==> build 77 <==
## hopselection
module hopselection(
clk_6M, rstz, p_033us,
regi_isMaster,
ps_pagerespTO,
fk_page,
scancase,
m_half_tslot_p,
connsnewslave, connsnewmaster,
txbit_period, rxbit_period,
fkset_p,   
psackfhs, pagetxfhs, pagetmp, pagerxackfhs ,
corre_threshold,
psrxfhs_succ_p,
psrxfhs,
pstxid,
m_tslot_p, ms_tslot_p,
ps_N_incr_p,
pageAB_2Npage_count, 
Atrain,
regi_interlace_offset, regi_page_k_nudge,
regi_AFH_mode,
regi_AFH_N, regi_AFH_channel_map,
ps, gips, is, giis, page, inquiry, mpr, spr, ir, conns,
prs_clock_frozen, prm_clock_frozen,
CLK, CLKE, CLKN, BD_ADDR,
counter_isFHS,
fk,
fk_chg_p, fk_chg_p_ff,
fk_pstxid
);
clock: 16.6 ns
lec_check: 0
cap_margin: 30
cell_pad_in_sites_global_placement: 0
core_margin: 4
core_utilization: 40
cts_cluster_size: 83
place_density: 0.91
setup_slack_margin: 3.08
slew_margin: 20
tns_end_percent: 55
run.sh (not shown) runs the stock make flow with config.mk's settings and CLKGATE_MAP_FILE=.
==> build 76: changes against build 77 <==
CAP_MARGIN = 20   (was 30)
CELL_PAD_IN_SITES_GLOBAL_PLACEMENT = not set   (was 0)
CORE_MARGIN = 2   (was 4)
CORE_UTILIZATION = 66   (was 40)
CTS_CLUSTER_DIAMETER = 238   (was not set)
CTS_CLUSTER_SIZE = not set   (was 83)
MAX_ROUTING_LAYER = met4   (was not set)
PLACE_DENSITY = 0.6   (was 0.91)
SETUP_SLACK_MARGIN = not set   (was 3.08)
TNS_END_PERCENT = 5   (was 55)
==> flow/constraint.sdc (replaced) <==
create_clock -name core_clock -period 16.2 [get_ports {clk_6M}]
set_input_delay 3.2400 -clock core_clock [delete_from_list [all_inputs] [get_ports {clk_6M}]]
set_output_delay 3.2400 -clock core_clock [all_outputs]
set_load 0.01 [all_outputs]
==> build 37: changes against build 77 <==
ABC_AREA = 1   (was not set)
CAP_MARGIN = 20   (was 30)
CELL_PAD_IN_SITES_GLOBAL_PLACEMENT = not set   (was 0)
CORE_MARGIN = 2   (was 4)
CORE_UTILIZATION = 72   (was 40)
CTS_CLUSTER_DIAMETER = 260   (was not set)
CTS_CLUSTER_SIZE = 98   (was 83)
PLACE_DENSITY = 0.42   (was 0.91)
SETUP_SLACK_MARGIN = not set   (was 3.08)
TNS_END_PERCENT = not set   (was 55)
==> flow/constraint.sdc (replaced) <==
create_clock -name core_clock -period 14.6 [get_ports {clk_6M}]
set_input_delay 2.9200 -clock core_clock [delete_from_list [all_inputs] [get_ports {clk_6M}]]
set_output_delay 2.9200 -clock core_clock [all_outputs]
set_load 0.01 [all_outputs]
==> build 28: changes against build 77 <==
CAP_MARGIN = 20   (was 30)
CELL_PAD_IN_SITES_GLOBAL_PLACEMENT = not set   (was 0)
CORE_MARGIN = 2   (was 4)
CORE_UTILIZATION = 58   (was 40)
CTS_CLUSTER_SIZE = not set   (was 83)
PLACE_DENSITY = not set   (was 0.91)
SETUP_SLACK_MARGIN = not set   (was 3.08)
TNS_END_PERCENT = not set   (was 55)
==> flow/constraint.sdc (replaced) <==
create_clock -name core_clock -period 12.8 [get_ports {clk_6M}]
set_input_delay 2.5600 -clock core_clock [delete_from_list [all_inputs] [get_ports {clk_6M}]]
set_output_delay 2.5600 -clock core_clock [all_outputs]
set_load 0.01 [all_outputs]
==> summary of the runs <==
Build 28 ran to the end with violations: setup timing. Build 76 completed, yet does not pass: setup timing. Build 77 produced a layout that fails on setup timing. Build 37 stopped in global routing (5_1_grt). Between build 76 and build 28, the lower register-to-register slack is in build 28 (gap 3.4 ns). Against build 76, the first-iteration DRC count of build 28 is smaller by 25%. Sequential share of layout area: build 28 < build 77 < build 76. In area after synthesis, build 77 and build 76 do not differ.

==> 06-22: inputs <==
hopselection again, from the RTL that the note above started with.
Design hopselection, start of the top module:
module hopselection(
clk_6M, rstz, p_033us,
regi_isMaster,
ps_pagerespTO,
fk_page,
scancase,
m_half_tslot_p,
connsnewslave, connsnewmaster,
txbit_period, rxbit_period,
fkset_p,   
psackfhs, pagetxfhs, pagetmp, pagerxackfhs ,
corre_threshold,
psrxfhs_succ_p,
psrxfhs,
pstxid,
m_tslot_p, ms_tslot_p,
ps_N_incr_p,
pageAB_2Npage_count, 
Atrain,
regi_interlace_offset, regi_page_k_nudge,
regi_AFH_mode,
regi_AFH_N, regi_AFH_channel_map,
ps, gips, is, giis, page, inquiry, mpr, spr, ir, conns,
prs_clock_frozen, prm_clock_frozen,
CLK, CLKE, CLKN, BD_ADDR,
counter_isFHS,
fk,
fk_chg_p, fk_chg_p_ff,
fk_pstxid
);
make LEC_CHECK=0 ABC_AREA=1 CAP_MARGIN=15 CORE_MARGIN=2 CORE_UTILIZATION=72 CTS_CLUSTER_DIAMETER=142 CTS_CLUSTER_SIZE=99 PLACE_DENSITY=0.6 SETUP_SLACK_MARGIN=1.15 SLEW_MARGIN=20 finish   # period 21.1 ns
==> inputs of 12-12, as changes to 06-22 <==
- CAP_MARGIN: 15 -> 20
- CORE_UTILIZATION: 72 -> 57
- CTS_CLUSTER_DIAMETER: 142 -> 260
- CTS_CLUSTER_SIZE: 99 -> 98
- SETUP_SLACK_MARGIN: 1.15 -> unset
==> flow/constraint.sdc (replaced) <==
create_clock -name core_clock -period 12.9 [get_ports {clk_6M}]
set_input_delay 2.5800 -clock core_clock [delete_from_list [all_inputs] [get_ports {clk_6M}]]
set_output_delay 2.5800 -clock core_clock [all_outputs]
set_load 0.01 [all_outputs]
==> deck_impl_summary.md <==
Synthesis and Place & Route Summary

Global routing
  • Grt met1 use: 48.6%
  • GR Util All Layers: between 40% and 50%

Critical path
  • Crit path max-delay family: AND-OR/OR-AND gates
  • Buffers & Inverters on Critical Path: 10

Routing
  • ANT cells: 1
  • Via Count: 19100
  • Drt wl/cell: roughly 18 um
  • Routed wl met3: 5700 um

Floorplanning
  • Die width: 159 um

Final layout
  • Comb area: ~11000 sq um
  • Area growth from synthesis to layout: 18.4%
  • CLK BUF: 17
  • Final Non-Filler Cells: between 3000 and 4000

CTS
  • CTS resizes: 0

Run status
  • Status: timing/DRC/antenna clean

STA
  • Unrepaired setup endpoints after global routing: false

Pwr
  • Clock power share: between 10% and 20%
(the above is from 06-22)
==> deck_impl_summary.md <==
Synthesis and Place & Route Summary

Final layout
  • Area growth from synthesis to layout: 39.8%
  • Comb area: 11900 sq um
  • CLK BUF: 18
  • Final Non-Filler Cells: 3511

Routing
  • Via Count: between 15000 and 20000
  • Drt wl/cell: 16.8 um
  • ANT cells: 0

Global routing
  • GR Util All Layers: between 30% and 40%

Critical path
  • Crit path max-delay family: adder cells
  • Buffers & Inverters on Critical Path: 12

Run status
  • Blocking Checks: negative setup slack
  • Status: finished with violations

STA
  • Final setup vio count: 7
  • Final worst slack: -1080 ps
  • Unrepaired setup endpoints after global routing: true

Pwr
  • Clock power share: a little over a tenth
(the above is from 12-12)
Power figures rest on the tool's default switching activity, not on a simulated workload.
